## JK
## axis_matvec_mul
module axis_matvec_mul #(
    parameter R=8, C=8, W_X=4, W_K=3,
    localparam W_Y = W_X + W_K + $clog2(C)
)(
    input  logic clk, rstn,
    output logic s_axis_kx_tready,
    input  logic s_axis_kx_tvalid,
    input  logic [R*C*W_K + C*W_X -1:0] s_axis_kx_tdata,
    input  logic m_axis_y_tready,
    output logic m_axis_y_tvalid,
    output logic [R*W_Y-1:0] m_axis_y_tdata
);
clock: 2.75 ns
lec_check: 0
abc_area: 0
cap_margin: 30
cell_pad_in_sites_global_placement: 0
core_margin: 2
core_utilization: 57
cts_cluster_size: 100
min_routing_layer: met1
place_density_lb_addon: 0.11
setup_slack_margin: 0.03
slew_margin: 20
run.sh (not shown) runs the stock make flow with config.mk's settings and CLKGATE_MAP_FILE=.
--- input diff JK..MS ---
# JK
export LEC_CHECK = 0
export ABC_AREA = 0
export CAP_MARGIN = 30
export CELL_PAD_IN_SITES_GLOBAL_PLACEMENT = 0
export CORE_MARGIN = 2
export CORE_UTILIZATION = 57
export CTS_CLUSTER_SIZE = 100
export MIN_ROUTING_LAYER = met1
export PLACE_DENSITY_LB_ADDON = 0.11
export SETUP_SLACK_MARGIN = 0.03
export SLEW_MARGIN = 20
create_clock -name core_clock -period 2.75 [get_ports {clk}]
# MS
export LEC_CHECK = 0
export ABC_AREA = 1
export CAP_MARGIN = 20
export CORE_MARGIN = 2
export CORE_UTILIZATION = 71
export CTS_CLUSTER_SIZE = 91
export SLEW_MARGIN = 20
create_clock -name core_clock -period 6.24 [get_ports {clk}]
==> results <==
Of MS and JK, it is MS that has the lower area fraction in compound gates after synthesis. Height of the die, JK and MS: larger value in JK. Final area | MS below JK. The beginning of the critical path comes out x_reg[28]$_DFFE_PN0P_ in one run and x_reg[3]$_DFFE_PN0P_ in the other, namely in MS and JK respectively. Compared with JK, in MS pin count of the biggest net entering global routing grew by 52%; growth of design area from synthesis to finish shrank by 5.2 points; initial antenna violation count grew by 2.

* * *

Starting RTL as in the previous note.
Design axis_matvec_mul, start of the top module:
module axis_matvec_mul #(
    parameter R=8, C=8, W_X=4, W_K=3,
    localparam W_Y = W_X + W_K + $clog2(C)
)(
    input  logic clk, rstn,
    output logic s_axis_kx_tready,
    input  logic s_axis_kx_tvalid,
    input  logic [R*C*W_K + C*W_X -1:0] s_axis_kx_tdata,
    input  logic m_axis_y_tready,
    output logic m_axis_y_tvalid,
    output logic [R*W_Y-1:0] m_axis_y_tdata
);
make LEC_CHECK=0 CAP_MARGIN=40 CELL_PAD_IN_SITES_DETAIL_PLACEMENT=0 CORE_ASPECT_RATIO=1.4 CORE_MARGIN=10 CORE_UTILIZATION=40 CTS_CLUSTER_DIAMETER=196 GPL_ROUTABILITY_DRIVEN=0 HOLD_SLACK_MARGIN=0.14 MAX_ROUTING_LAYER=met4 MIN_ROUTING_LAYER=met2 SLEW_MARGIN=20 TNS_END_PERCENT=55 finish   # period 8.0 ns
Then changed:
Settings changed: CAP_MARGIN 40 to 20, CELL_PAD_IN_SITES_DETAIL_PLACEMENT 0 to default, CORE_ASPECT_RATIO 1.4 to default, CORE_MARGIN 10 to 2, CORE_UTILIZATION 40 to 61, CTS_CLUSTER_DIAMETER 196 to default, GPL_ROUTABILITY_DRIVEN 0 to default, HOLD_SLACK_MARGIN 0.14 to default, MAX_ROUTING_LAYER met4 to default, MIN_ROUTING_LAYER met2 to default, SETUP_SLACK_MARGIN from default to 0.97, TNS_END_PERCENT 55 to default.
Clock period 8.0 ns to 5.28 ns, I/O delays scaled along.
After rerunning: Clock-buffer cell count shrinks by 4; routed wire length goes down by 7.1%; setup slack loses 2.6 ns; non-clock buffer count goes up by 4; flip-flop count is unchanged; final cell count drops by 9.1%; via count falls by 26%; global-route usage goes down by 0.10 points.
Then changed:
Settings changed: ABC_AREA from default to 1, CORE_UTILIZATION 61 to 72, CTS_CLUSTER_DIAMETER from default to 226, CTS_CLUSTER_SIZE from default to 10, SETUP_SLACK_MARGIN 0.97 to 0.3.
Clock period 5.28 ns to 1.88 ns, I/O delays scaled along.
Result: This time the run reached the layout checks and failed them: setup timing. Via count climbs by well over a third. Count of clock-buffer cells in the layout climbs by 58. Worst setup slack degrades by 3.2 ns.
Then changed:
Settings changed: ABC_AREA 1 to default, CORE_UTILIZATION 72 to 62, CTS_CLUSTER_DIAMETER 226 to default, CTS_CLUSTER_SIZE 10 to default, SETUP_SLACK_MARGIN 0.3 to 0.44.
Clock period 1.88 ns to 2.75 ns, I/O delays scaled along.
With this change the flow ran to the end with no violations. Via count is lower by a quarter to a third. Final area drops by a few percent. Global-route usage fell by 13 points. Non-clock buffer count decreases by 579. Core utilization goes down by 15 points. Clock-buffer cell count fell by 65. Setup slack gains 1.3 ns. Cell count is lower by about a fifth.
Then changed:
Settings changed: CORE_UTILIZATION 62 to 21, SETUP_SLACK_MARGIN 0.44 to default.
Clock period 2.75 ns to 3.67 ns, I/O delays scaled along.
Wire length rises by about 3.7%.
Worst hold slack gains 0.15 ns.
Setup slack gains 0.45 ns.
Clock-buffer cell count falls by 18.
Non-clock buffer count shrinks by 237.
Sequential share of layout area went up by 1.2 points.
Then changed:
Settings changed: CORE_UTILIZATION 21 to 40, SETUP_SLACK_MARGIN from default to -0.14.
What happened: Final cell count shrinks by 20%; hold slack degrades by 0.015 ns; synthesized area stays the same; sequential share of layout area grows by 1.0 points; wire length falls by 11%; sequential cell count is unchanged; via count came out higher by 1.4%; final area drops by 2.5%.

* * *

Starting RTL as in the previous note.
==> flow/config.mk <==
export PLATFORM = sky130hd
export DESIGN_NAME = axis_matvec_mul
export DESIGN_NICKNAME = axis_matvec_mul
export VERILOG_FILES = /design/flow/design.v
export SDC_FILE = /design/flow/constraint.sdc
export NUM_CORES = 4
export LEC_CHECK = 0
export ABC_AREA = 1
export CAP_MARGIN = 30
export CELL_PAD_IN_SITES_GLOBAL_PLACEMENT = 3
export CORE_MARGIN = 2
export CORE_UTILIZATION = 15
export CTS_CLUSTER_SIZE = 100
export MIN_ROUTING_LAYER = met1
export PLACE_DENSITY_LB_ADDON = 0.27
export SETUP_SLACK_MARGIN = 0.03
export SLEW_MARGIN = 20
==> flow/constraint.sdc <==
create_clock -name core_clock -period 3.46 [get_ports {clk}]
set_input_delay 0.6920 -clock core_clock [delete_from_list [all_inputs] [get_ports {clk}]]
set_output_delay 0.6920 -clock core_clock [all_outputs]
set_load 0.01 [all_outputs]
Next try:
Settings changed: CAP_MARGIN 30 to 20, CELL_PAD_IN_SITES_GLOBAL_PLACEMENT 3 to unset, CORE_UTILIZATION 15 to 72, CTS_CLUSTER_DIAMETER set to 226, CTS_CLUSTER_SIZE 100 to 10, MIN_ROUTING_LAYER met1 to unset, PLACE_DENSITY_LB_ADDON 0.27 to unset, SETUP_SLACK_MARGIN 0.03 to 0.53, TNS_END_PERCENT set to 10.
Clock period 3.46 ns to 1.88 ns, I/O delays scaled along.
=> Now the flow died in global routing (5_1_grt); die size drops by 79%; synthesized cell count stays the same; synthesized area does not change.
Next try:
Settings changed: ABC_AREA 1 to unset, CORE_UTILIZATION 72 to 58, CTS_CLUSTER_DIAMETER 226 to unset, CTS_CLUSTER_SIZE 10 to unset, SETUP_SLACK_MARGIN 0.53 to 0.97, TNS_END_PERCENT 10 to unset.
Clock period 1.88 ns to 5.28 ns, I/O delays scaled along.
Outcome:
- With this change the flow produced a clean layout
- synthesized cell count went down by about 26%
- die size went up by about 20%
- area after synthesis went down by 3.2%
Next try:
Settings changed: ABC_AREA set to 1, CORE_UTILIZATION 58 to 72, SETUP_SLACK_MARGIN 0.97 to 0.3.
Clock period 5.28 ns to 1.99 ns, I/O delays scaled along.
The changed run produced a layout that fails on setup timing.
Via count increases by about 50%.
Worst setup slack got worse by 3300 ps.
Die area decreases by about 17%.
Wire length goes up by 59%.
Design area climbs by about 15%.
Clock skew went up by 11 ps.

* * *

== v6 ==
axis_matvec_mul again, from the RTL that the note above started with.
==> flow/design.v (excerpt) <==
module axis_matvec_mul #(
    parameter R=8, C=8, W_X=4, W_K=3,
    localparam W_Y = W_X + W_K + $clog2(C)
)(
    input  logic clk, rstn,
    output logic s_axis_kx_tready,
    input  logic s_axis_kx_tvalid,
    input  logic [R*C*W_K + C*W_X -1:0] s_axis_kx_tdata,
    input  logic m_axis_y_tready,
    output logic m_axis_y_tvalid,
    output logic [R*W_Y-1:0] m_axis_y_tdata
);
    typedef enum logic [2:0] {
        IDLE,
        LOAD_DATA,
        COMPUTING,
        RESULT_READY
    } state_t;
    state_t state, next_state;
    logic [R-1:0][C-1:0][W_K-1:0] k_reg;
    logic [C-1:0][W_X-1:0] x_reg;
    logic [R*W_Y-1:0] y_reg;
    logic computing;
    logic [$clog2(C+2)-1:0] compute_counter;
    always_ff @(posedge clk or negedge rstn) begin
        if (!rstn) begin
            state <= IDLE;
        end else begin
            state <= next_state;
        end
    end
    matvec_mul #(
        .R(R), .C(C), .W_X(W_X), .W_K(W_K)
    ) MATVEC (
        .clk(clk),
        .cen(computing),
        .k(k_reg),
        .x(x_reg),
        .y(y_reg)
    );
    always_comb begin
        next_state = state;
        case (state)
            IDLE: 
                if (s_axis_kx_tvalid && s_axis_kx_tready)
                    next_state = LOAD_DATA;
            LOAD_DATA:
                next_state = COMPUTING;
            COMPUTING: 
                if (compute_counter == C+1)
                    next_state = RESULT_READY;
            RESULT_READY:
                if (m_axis_y_tready)
  ...
make LEC_CHECK=0 CAP_MARGIN=40 CORE_MARGIN=2 CORE_UTILIZATION=72 CTS_CLUSTER_SIZE=45 PLACE_DENSITY=0.65 SETUP_SLACK_MARGIN=0.77 SLEW_MARGIN=20 finish   # period 3.05 ns
The final layout from v6, which completed every stage, passed the timing, design-rule and antenna checks at the end of the flow.
diff inputs: v6 => v7
Settings: PLACE_DENSITY now 0.64, was 0.65; CAP_MARGIN now 5, was 40; SETUP_SLACK_MARGIN now 0.72, was 0.77; CTS_CLUSTER_SIZE now 41, was 45; the clock period (ns, I/O delays scaled along) now 2.81, was 3.05.
[summary]
Looking only at total area of multi-input combinational cells, and setting everything else aside, the lower value of v7 and v6 goes to v7. The clock network area share of v7 exceeds that of v6 by 0.19 points. Against v6, v7 comes in 0.87 points lower on logic gate fraction of the total cell area. On cell depth of the worst min-delay path: v7 sits above v6. Comparing v6 against v7, there is no change at all in post-synthesis instance area. On via count, v6 loses to v7.

* * *

axis_matvec_mul again, from the RTL that the note above started with.
==> flow/config.mk <==
export PLATFORM = sky130hd
export DESIGN_NAME = axis_matvec_mul
export DESIGN_NICKNAME = axis_matvec_mul
export VERILOG_FILES = /design/flow/design.v
export SDC_FILE = /design/flow/constraint.sdc
export NUM_CORES = 4
export LEC_CHECK = 0
export CAP_MARGIN = 20
export CORE_ASPECT_RATIO = 1.4
export CORE_MARGIN = 2
export CORE_UTILIZATION = 40
export CTS_CLUSTER_DIAMETER = 196
export SETUP_SLACK_MARGIN = 0.53
export SLEW_MARGIN = 20
export TNS_END_PERCENT = 25
==> flow/constraint.sdc <==
create_clock -name core_clock -period 8.0 [get_ports {clk}]
set_input_delay 1.6000 -clock core_clock [delete_from_list [all_inputs] [get_ports {clk}]]
set_output_delay 1.6000 -clock core_clock [all_outputs]
set_load 0.01 [all_outputs]
Then changed:
- CORE_ASPECT_RATIO: 1.4 -> not set
- CTS_CLUSTER_DIAMETER: 196 -> not set
- SETUP_SLACK_MARGIN: 0.53 -> not set
- TNS_END_PERCENT: 25 -> not set
- clock period: 8.0 -> 3.67 ns (I/O delays scaled with it)
After rerunning: The changed run passed the timing, design-rule and antenna checks. Global-route usage goes up by 0.39 points. Non-clock buffer count goes up by 78. Cell area goes up by 1.3%. Utilization goes up by 0.71 points.

* * *

The RTL this note starts from:
==> flow/design.v <==
module matvec_mul #(
    parameter R=8, C=8, W_X=8, W_K=8,
    localparam DEPTH = $clog2(C),
               W_M = W_X + W_K,
               W_Y = W_M + DEPTH
  )(  
    input  logic clk, cen,
    input  logic signed [R-1:0][C-1:0][W_K-1:0] k,
    input  logic signed        [C-1:0][W_X-1:0] x, 
    output logic signed        [R-1:0][W_Y-1:0] y
  );
  localparam C_PAD = 2**$clog2(C);
  logic signed [W_Y-1:0] tree [R][DEPTH+1][C_PAD];  
  logic signed [C_PAD-1:0][W_X-1:0] x_pad;
  logic signed [R-1:0][C_PAD-1:0][W_K-1:0] k_pad;      
  always_comb begin
    x_pad = '0;
    k_pad = '0;
    for (int i = 0; i < C; i++) begin
      x_pad[i] = x[i];
    end
    for (int i = 0; i < R; i++) begin
      for (int j = 0; j < C; j++) begin
        k_pad[i][j] = k[i][j];
      end
    end
  end
  genvar r, c, d, a;
  for (r=0; r<R; r=r+1) begin
    for (c=0; c<C_PAD; c=c+1)
      always_ff @(posedge clk)   
        if (cen) tree[r][0][c] <= $signed(k_pad[r][c]) * $signed(x_pad[c]);
    for (d=0; d<DEPTH; d=d+1)
      for (a=0; a<C_PAD/2**(d+1); a=a+1)
        always_ff @(posedge clk)   
          if (cen) tree[r][d+1][a] <= tree[r][d][2*a] + tree[r][d][2*a+1];
    assign y[r] = tree[r][DEPTH][0];
  end
endmodule
module axis_matvec_mul #(
    parameter R=8, C=8, W_X=4, W_K=3,
    localparam W_Y = W_X + W_K + $clog2(C)
)(
    input  logic clk, rstn,
    output logic s_axis_kx_tready,
    input  logic s_axis_kx_tvalid,
    input  logic [R*C*W_K + C*W_X -1:0] s_axis_kx_tdata,
    input  logic m_axis_y_tready,
    output logic m_axis_y_tvalid,
    output logic [R*W_Y-1:0] m_axis_y_tdata
);
    typedef enum logic [2:0] {
        IDLE,
        LOAD_DATA,
        COMPUTING,
        RESULT_READY
    } state_t;
    state_t state, next_state;
    logic [R-1:0][C-1:0][W_K-1:0] k_reg;
    logic [C-1:0][W_X-1:0] x_reg;
    logic [R*W_Y-1:0] y_reg;
    logic computing;
    logic [$clog2(C+2)-1:0] compute_counter;
    always_ff @(posedge clk or negedge rstn) begin
        if (!rstn) begin
            state <= IDLE;
        end else begin
            state <= next_state;
        end
    end
    matvec_mul #(
        .R(R), .C(C), .W_X(W_X), .W_K(W_K)
    ) MATVEC (
        .clk(clk),
        .cen(computing),
        .k(k_reg),
        .x(x_reg),
        .y(y_reg)
    );
    always_comb begin
        next_state = state;
        case (state)
            IDLE: 
                if (s_axis_kx_tvalid && s_axis_kx_tready)
                    next_state = LOAD_DATA;
            LOAD_DATA:
                next_state = COMPUTING;
            COMPUTING: 
                if (compute_counter == C+1)
                    next_state = RESULT_READY;
            RESULT_READY:
                if (m_axis_y_tready)
                    next_state = IDLE;
        endcase
    end
    always_ff @(posedge clk or negedge rstn) begin
        if (!rstn) begin
            k_reg <= '0;
            x_reg <= '0;
            computing <= 1'b0;
            compute_counter <= '0;
            m_axis_y_tvalid <= 1'b0;
            m_axis_y_tdata <= '0;
        end else begin
            case (state)
                IDLE: begin
                    compute_counter <= '0;
                    computing <= 1'b0;
                    if (s_axis_kx_tvalid && s_axis_kx_tready) begin
                        for (int r = 0; r < R; r++) begin
                            for (int c = 0; c < C; c++) begin
                                k_reg[r][c] <= s_axis_kx_tdata[(r*C + c)*W_K +: W_K];
                            end
                        end
                        for (int c = 0; c < C; c++) begin
                            x_reg[c] <= s_axis_kx_tdata[R*C*W_K + c*W_X +: W_X];
                        end
                    end
                end
                LOAD_DATA: begin
                    computing <= 1'b1;
                end
                COMPUTING: begin
                    compute_counter <= compute_counter + 1;
                    if (compute_counter == C+1) begin
                        m_axis_y_tdata <= y_reg;
                        m_axis_y_tvalid <= 1'b1;
                        computing <= 1'b0;
                    end
                end
                RESULT_READY: begin
                    if (m_axis_y_tready) begin
                        m_axis_y_tvalid <= 1'b0;
                    end
                end
            endcase
        end
    end
    assign s_axis_kx_tready = (state == IDLE);
endmodule
clock: 5.37 ns
lec_check: 0
cap_margin: 0
cell_pad_in_sites_global_placement: 3
core_margin: 4
core_utilization: 28
cts_cluster_diameter: 373
min_routing_layer: met1
place_density_lb_addon: 0.12
setup_slack_margin: -0.09
slew_margin: 30
tns_end_percent: 100
The first run ran to the end with no violations.
Edit:
- CAP_MARGIN: 0 -> 20
- CELL_PAD_IN_SITES_GLOBAL_PLACEMENT: 3 -> unset
- CORE_MARGIN: 4 -> 2
- CORE_UTILIZATION: 28 -> 71
- CTS_CLUSTER_DIAMETER: 373 -> unset
- CTS_CLUSTER_SIZE: unset -> 36
- MIN_ROUTING_LAYER: met1 -> unset
- PLACE_DENSITY_LB_ADDON: 0.12 -> unset
- SETUP_SLACK_MARGIN: -0.09 -> unset
- SLEW_MARGIN: 30 -> 20
- TNS_END_PERCENT: 100 -> unset
- clock period: 5.37 -> 6.57 ns (I/O delays scaled with it)
=> The changed run finished with timing, DRC and antenna clean; hold slack improves by 0.21 ns; final area went down by 4.7%; via count went up by about 4%; global-route usage went up by 17 points; routed wire length went down by about 17%; area after synthesis is unchanged; worst setup slack improves by 1.1 ns.
Edit:
- CAP_MARGIN: 20 -> 5
- CORE_ASPECT_RATIO: unset -> 0.92
- CORE_UTILIZATION: 71 -> 72
- CTS_CLUSTER_SIZE: 36 -> 45
- PLACE_DENSITY: unset -> 0.65
- SETUP_SLACK_MARGIN: unset -> 0.44
- clock period: 6.57 -> 2.38 ns (I/O delays scaled with it)
What happened:
- With this change the flow produced a layout that fails on negative setup slack
- worst setup slack got worse by 3.9 ns
- wire length climbs by 71%
- sequential share of layout area drops by 5.4 points
- via count climbs by 29%
- register-to-register slack got worse by 3.9 ns
- hold slack got worse by 0.27 ns
- final cell count climbs by 7.7%
